v39:
==> flow/design.v (excerpt) <==
module cpu 
	(output wire [7:0] address,
	 output wire [7:0] to_memory,
	 output wire write,
	 input wire [7:0] from_memory, 
     input wire clk, reset);
For scale: about 27 I/O pins, roughly 6200 um2 of cells after synthesis.
Settings: LEC_CHECK=0, CAP_MARGIN=20, CELL_PAD_IN_SITES_DETAIL_PLACEMENT=0, CORE_ASPECT_RATIO=0.5, CORE_MARGIN=2, CORE_UTILIZATION=69, CTS_CLUSTER_DIAMETER=339, CTS_CLUSTER_SIZE=88, MIN_ROUTING_LAYER=met1, PLACE_DENSITY=0.41, SLEW_MARGIN=20, TNS_END_PERCENT=15; clock period 8.14 ns.
run.sh (not shown) runs the stock make flow with config.mk's settings and CLKGATE_MAP_FILE=.
v39 went all the way through synthesis, placement and routing and the layout is clean on timing, DRC and antenna.
The inputs of v43 differ from those of v39 as listed below.
Settings: PLACE_DENSITY now 0.54, was 0.41; CELL_PAD_IN_SITES_GLOBAL_PLACEMENT now 2, previously not set; CTS_CLUSTER_SIZE now 64, was 88; GPL_TIMING_DRIVEN now 0, previously not set; CELL_PAD_IN_SITES_DETAIL_PLACEMENT now 2, was 0; CORE_UTILIZATION now 45, was 69; GPL_ROUTABILITY_DRIVEN now 0, previously not set; CORE_ASPECT_RATIO now 1.14, was 0.5; TNS_END_PERCENT no longer set, was 15.
--- outcome ---
Taking v39 as the reference, in v43 chip footprint now larger; number of buffers other than clock buffers in the final layout increased by 50 relative to the old numbers; aggregate routed wire length has increased; clock distribution area overhead in the final layout -0.24 points.
Clock period minus worst slack: v43 > v39
#### Input delta (v10 over v43)
Settings: CELL_PAD_IN_SITES_GLOBAL_PLACEMENT removed (was 2); CTS_CLUSTER_SIZE changed from 64 to 93; CORE_UTILIZATION changed from 45 to 68; PLACE_DENSITY changed from 0.54 to 0.86; GPL_ROUTABILITY_DRIVEN removed (was 0); CELL_PAD_IN_SITES_DETAIL_PLACEMENT changed from 2 to 0; CORE_ASPECT_RATIO changed from 1.14 to 0.5; TNS_END_PERCENT newly set to 15.
## What came out
- v10 vs v43, arrival time at the worst endpoint went down by 0.61 ns.
- Final non-filler cell area down 0.72% in v10 wrt v43
- Looking at v43 and v10, the depth of the critical timing path with buffers and inverters included is a wash.
- Core footprint sits lower in v10 than in v43.
- v10 leaves more setup margin than v43.
- v43 has a higher area added between synthesis and finish than v10.
Inputs modified between v10 and v36:
Settings: clearing CELL_PAD_IN_SITES_DETAIL_PLACEMENT, which used to be 0; swapping 93 for 37 in CTS_CLUSTER_SIZE; clearing CTS_CLUSTER_DIAMETER, which used to be 339; clearing PLACE_DENSITY, which used to be 0.86; clearing TNS_END_PERCENT, which used to be 15; clearing GPL_TIMING_DRIVEN, which used to be 0; clearing CORE_ASPECT_RATIO, which used to be 0.5; clearing MIN_ROUTING_LAYER, which used to be met1; swapping 8.14 for 2.78 in the clock period (ns, I/O delays scaled along).
Notes after the runs:
- Run status, v36: aborted in global routing (5_1_grt), error GRT-0116
- Floorplan die height (v36 / v10): 1.4
- Per the comparison of v36 with v10, cell area after placement went up by about 15%, post-synth design cell area held.
- Changes observed in v36 relative to v10: post-detailed-placement half-perimeter wirelength saw an increase, floorplan die width lost about 30%, total instance count after detailed placement has increased.

========
cpu again, from the RTL that the note above started with.
Settings: LEC_CHECK=0, ABC_AREA=1, CAP_MARGIN=20, CORE_ASPECT_RATIO=0.5, CORE_MARGIN=2, CORE_UTILIZATION=69, CTS_CLUSTER_DIAMETER=393, CTS_CLUSTER_SIZE=94, PLACE_DENSITY=0.38, SLEW_MARGIN=20, TNS_END_PERCENT=10; clock period 5.16 ns.
Then changed:
ABC_AREA = default   (was 1)
CORE_ASPECT_RATIO = default   (was 0.5)
CORE_UTILIZATION = 70   (was 69)
CTS_CLUSTER_DIAMETER = default   (was 393)
CTS_CLUSTER_SIZE = 14   (was 94)
PLACE_DENSITY = default   (was 0.38)
TNS_END_PERCENT = default   (was 10)
clock period = 2.78 ns   (was 5.16 ns; I/O delays follow)
The new run ended with an error in global routing on GRT-0116.
Die size went up by 2.3%.
Synthesized cell count went down by 13%.
Synthesized area went up by 4.4%.
Then changed:
CORE_UTILIZATION = 64   (was 70)
CTS_CLUSTER_SIZE = default   (was 14)
clock period = 4.03 ns   (was 2.78 ns; I/O delays follow)
Effect:
- Now the flow ran to the end with no violations
- die area increases by 9.0%
- synthesized cell count does not change
- area after synthesis stays the same
Then changed:
CORE_UTILIZATION = 40   (was 64)
clock period = 8.0 ns   (was 4.03 ns; I/O delays follow)
After rerunning: Global-route usage goes down by 15 points; synthesized cell count stays the same; count of clock-buffer cells in the layout does not change; final area goes down by 1.5%; cell count goes up by 3.7%; worst hold slack degrades by 6.1 ps; worst setup slack improves by 2500 ps; die area goes up by 57%; sequential cell count is unchanged.

========
== pepper ==
cpu again, from the RTL that the note above started with.
clock: 3.27 ns
lec_check: 0
cap_margin: 20
cell_pad_in_sites_detail_placement: 0
core_aspect_ratio: 1.14
core_margin: 2
core_utilization: 71
cts_cluster_diameter: 250
cts_cluster_size: 77
min_routing_layer: met1
place_density: 0.35
setup_slack_margin: -0.28
slew_margin: 20
Ran to the end and failed final checks on negative setup slack: pepper.
### pepper -> amber
Settings: PLACE_DENSITY no longer set, was 0.35; SETUP_SLACK_MARGIN no longer set, was -0.28; CTS_CLUSTER_DIAMETER now 339, was 250; CORE_UTILIZATION now 72, was 71; CTS_CLUSTER_SIZE now 15, was 77; ABC_AREA now 1, previously not set; PLACE_DENSITY_LB_ADDON now 0.08, previously not set; the clock period (ns, I/O delays scaled along) now 3.09, was 3.27.
- amber reached the final stage; the timing, DRC and antenna checks on its layout passed.
- amber vs. pepper: wire length fell 2900 um; area after synthesis fell 4.2%; post-CTS setup buffer count rose 6.
- From pepper to amber the numbers moved as follows: share of the final layout cell area in multi-input gates fell by 3.8 points, met1 track demand over resource fell by 7.6 points, global-route wire length before repair fell by about 14%.
The inputs of indigo differ from those of amber as listed below.
Settings: CELL_PAD_IN_SITES_DETAIL_PLACEMENT: 0 -> unset; PLACE_DENSITY_LB_ADDON: 0.08 -> unset; CTS_CLUSTER_DIAMETER: 339 -> unset; CTS_CLUSTER_SIZE: 15 -> unset; MIN_ROUTING_LAYER: met1 -> unset; CORE_ASPECT_RATIO: 1.14 -> unset; CORE_UTILIZATION: 72 -> 68; the clock period (ns, I/O delays scaled along): 3.09 -> 5.17.
==> comparison <==
NOTE placed cell area amber->indigo decreased slightly. Delta (indigo minus amber): number of clock-tree buffers in the layout shows a reduction of 1; peak fanout along the critical path shows an increase of 10. Compare amber and indigo | sequential share of layout area lower: amber. Compared to amber, the router laid down less metal wire for indigo. The first-pass GRT wire length on amber is in line with that on indigo.

========
== quartz ==
Starting RTL as in the previous note.
## cpu
module cpu 
	(output wire [7:0] address,
	 output wire [7:0] to_memory,
	 output wire write,
	 input wire [7:0] from_memory, 
     input wire clk, reset);
clock: 4.73 ns
lec_check: 0
cap_margin: 20
cell_pad_in_sites_detail_placement: 0
core_aspect_ratio: 1.14
core_margin: 2
core_utilization: 72
cts_cluster_diameter: 339
min_routing_layer: met1
place_density_lb_addon: 0.28
setup_slack_margin: 0.7
slew_margin: 20
quartz went all the way through synthesis, placement and routing and the layout is clean on timing, DRC and antenna.
--- input diff quartz..onyx ---
- swapping 0.7 for -0.28 in SETUP_SLACK_MARGIN
- putting PLACE_DENSITY at 0.59 where nothing was set
- clearing PLACE_DENSITY_LB_ADDON, which used to be 0.28
- swapping 4.73 for 3.77 in the clock period (ns, I/O delays scaled along)
Findings:
- onyx finished every stage; the final checks, however, were not passed, the failures being setup timing.
- As of onyx, non-clock buffer count had risen by more than a quarter compared to quartz.
- NOTE: transition at the pin with the smallest max-transition slack in onyx exceeds that of quartz
- Going from quartz to onyx, total of fill cells in the finished design grew slightly.
- First-pass detailed-route iteration total ends up higher on onyx.
- Sum of routed wire length over all layers came out higher on onyx than on quartz.
- quartz → onyx: sequential share of layout area fell 0.29 points, worst setup slack fell 870 ps, global-route wire length before repair rose about 4.3%.
- Going from quartz to onyx, the part of the cycle the worst path needs was found to have gone up by 19 points.
- Higher cell area after layout was reported by onyx, not quartz.

========
## P
cpu again, from the RTL that the note above started with.
## cpu
module cpu 
	(output wire [7:0] address,
	 output wire [7:0] to_memory,
	 output wire write,
	 input wire [7:0] from_memory, 
     input wire clk, reset);
        wire IR_Load;
    wire MAR_Load;
    wire PC_Load;
    wire PC_Inc;
    wire A_Load;
    wire B_Load;
    wire CCR_Load;
    wire[2:0] ALU_Sel;
    wire[1:0] Bus1_Sel, Bus2_Sel;
    wire[7:0] IR;
    wire[3:0] CCR_Result;
	control_unit ctrl_un0 (
        .IR_Load(IR_Load),
        .MAR_Load(MAR_Load),
        .PC_Load(PC_Load),
        .PC_Inc(PC_Inc),
        .A_Load(A_Load),
        .B_Load(B_Load),
        .CCR_Load(CCR_Load),
        .ALU_Sel(ALU_Sel),
        .Bus1_Sel(Bus1_Sel),
        .Bus2_Sel(Bus2_Sel),
        .write(write),
        .IR(IR),
        .CCR_Result(CCR_Result),
        .Clk(clk),
        .Reset(reset)
	);
	data_path dt_pht0 (
		.address(address),
        .to_memory(to_memory),
        .IR_out(IR),
        .CCR_Result(CCR_Result),
        .from_memory(from_memory),
        .ALU_Sel(ALU_Sel),
        .Bus1_Sel(Bus1_Sel),
        .Bus2_Sel(Bus2_Sel),
        .IR_Load(IR_Load),
        .MAR_Load(MAR_Load),
        .PC_Load(PC_Load),
        .PC_Inc(PC_Inc),
        .A_Load(A_Load),
        .B_Load(B_Load),
        .CCR_Load(CCR_Load),
        .Clk(clk),
        .Reset(reset)
	);
endmodule
==> flow/config.mk <==
export PLATFORM = sky130hd
export DESIGN_NAME = cpu
export DESIGN_NICKNAME = cpu
export VERILOG_FILES = /design/flow/design.v
export SDC_FILE = /design/flow/constraint.sdc
export NUM_CORES = 4
export LEC_CHECK = 0
export ABC_AREA = 1
export CAP_MARGIN = 20
export CORE_ASPECT_RATIO = 1.3
export CORE_MARGIN = 2
export CORE_UTILIZATION = 72
export CTS_CLUSTER_DIAMETER = 320
export CTS_CLUSTER_SIZE = 98
export PLACE_DENSITY = 0.86
export SLEW_MARGIN = 20
==> flow/constraint.sdc <==
create_clock -name core_clock -period 3.07 [get_ports {clk}]
set_input_delay 0.6140 -clock core_clock [delete_from_list [all_inputs] [get_ports {clk}]]
set_output_delay 0.6140 -clock core_clock [all_outputs]
set_load 0.01 [all_outputs]
P ended with every stage complete and zero timing, DRC or antenna violations.
[inputs] Q vs P
Settings: a deleted PLACE_DENSITY that had been 0.86; a deleted CORE_ASPECT_RATIO that had been 1.3; a deleted CTS_CLUSTER_SIZE that had been 98; an added PLACE_DENSITY_LB_ADDON of 0.08; a deleted CTS_CLUSTER_DIAMETER that had been 320; a change of the clock period (ns, I/O delays scaled along) from 3.07 to 3.1.
[summary]
P went all the way through synthesis, placement and routing and the layout is clean on timing, DRC and antenna. Both conditions hold for Q: the flow ran to the end and the final layout passed the timing, DRC and antenna checks. Total vias in the final route (Q over P): decrease, about 0.6%. Taking P as the reference point, the global-route usage of Q falls by 0.25 points. On detailed-placement wirelength estimate, Q does worse than P.
Relative to Q, the following input files were edited for R:
Settings: an added SETUP_SLACK_MARGIN of 0.42; a change of PLACE_DENSITY_LB_ADDON from 0.08 to 0.07; an added CTS_CLUSTER_SIZE of 15; an added CTS_CLUSTER_DIAMETER of 93.
[summary]
The flow ended early for R: it failed with a tool error in global routing. Going from Q to R, post-CTS resize count grew by more than 100%. Floorplan utilization: Q vs R identical. As far as count of buffers inserted at the top-level ports goes, R and Q are indistinguishable; the numbers are identical. R vs. Q: post-placement cell count barely changed; placement-stage cell area barely changed; post-CTS setup buffer count climbed 27. On setup slack after placement: between R and Q, it ends up lower for R.
### R -> S
Settings: clearing CTS_CLUSTER_DIAMETER, which used to be 93; clearing SETUP_SLACK_MARGIN, which used to be 0.42; clearing CTS_CLUSTER_SIZE, which used to be 15; clearing ABC_AREA, which used to be 1; putting PLACE_DENSITY at 0.65 where nothing was set; clearing PLACE_DENSITY_LB_ADDON, which used to be 0.07; swapping 3.1 for 3.38 in the clock period (ns, I/O delays scaled along).
Results
- The remaining runs in S and R completed every stage, whereas R halted early.
- Status(R) = ERROR, stage = global routing
- S vs. R: number of distinct standard cells referenced by the synthesized netlist picked up an extra about 90%; HPWL after detailed placement picked up an extra 13%.
- Delta (S minus R): die outline area went up about 4%, total cell area reported by yosys after synthesis went up about 4.4%.
- The combinational family with the most area after synthesis comes out AND-OR/OR-AND gates in one run and simple AND/OR/NAND/NOR gates in the other, namely in S and R respectively.
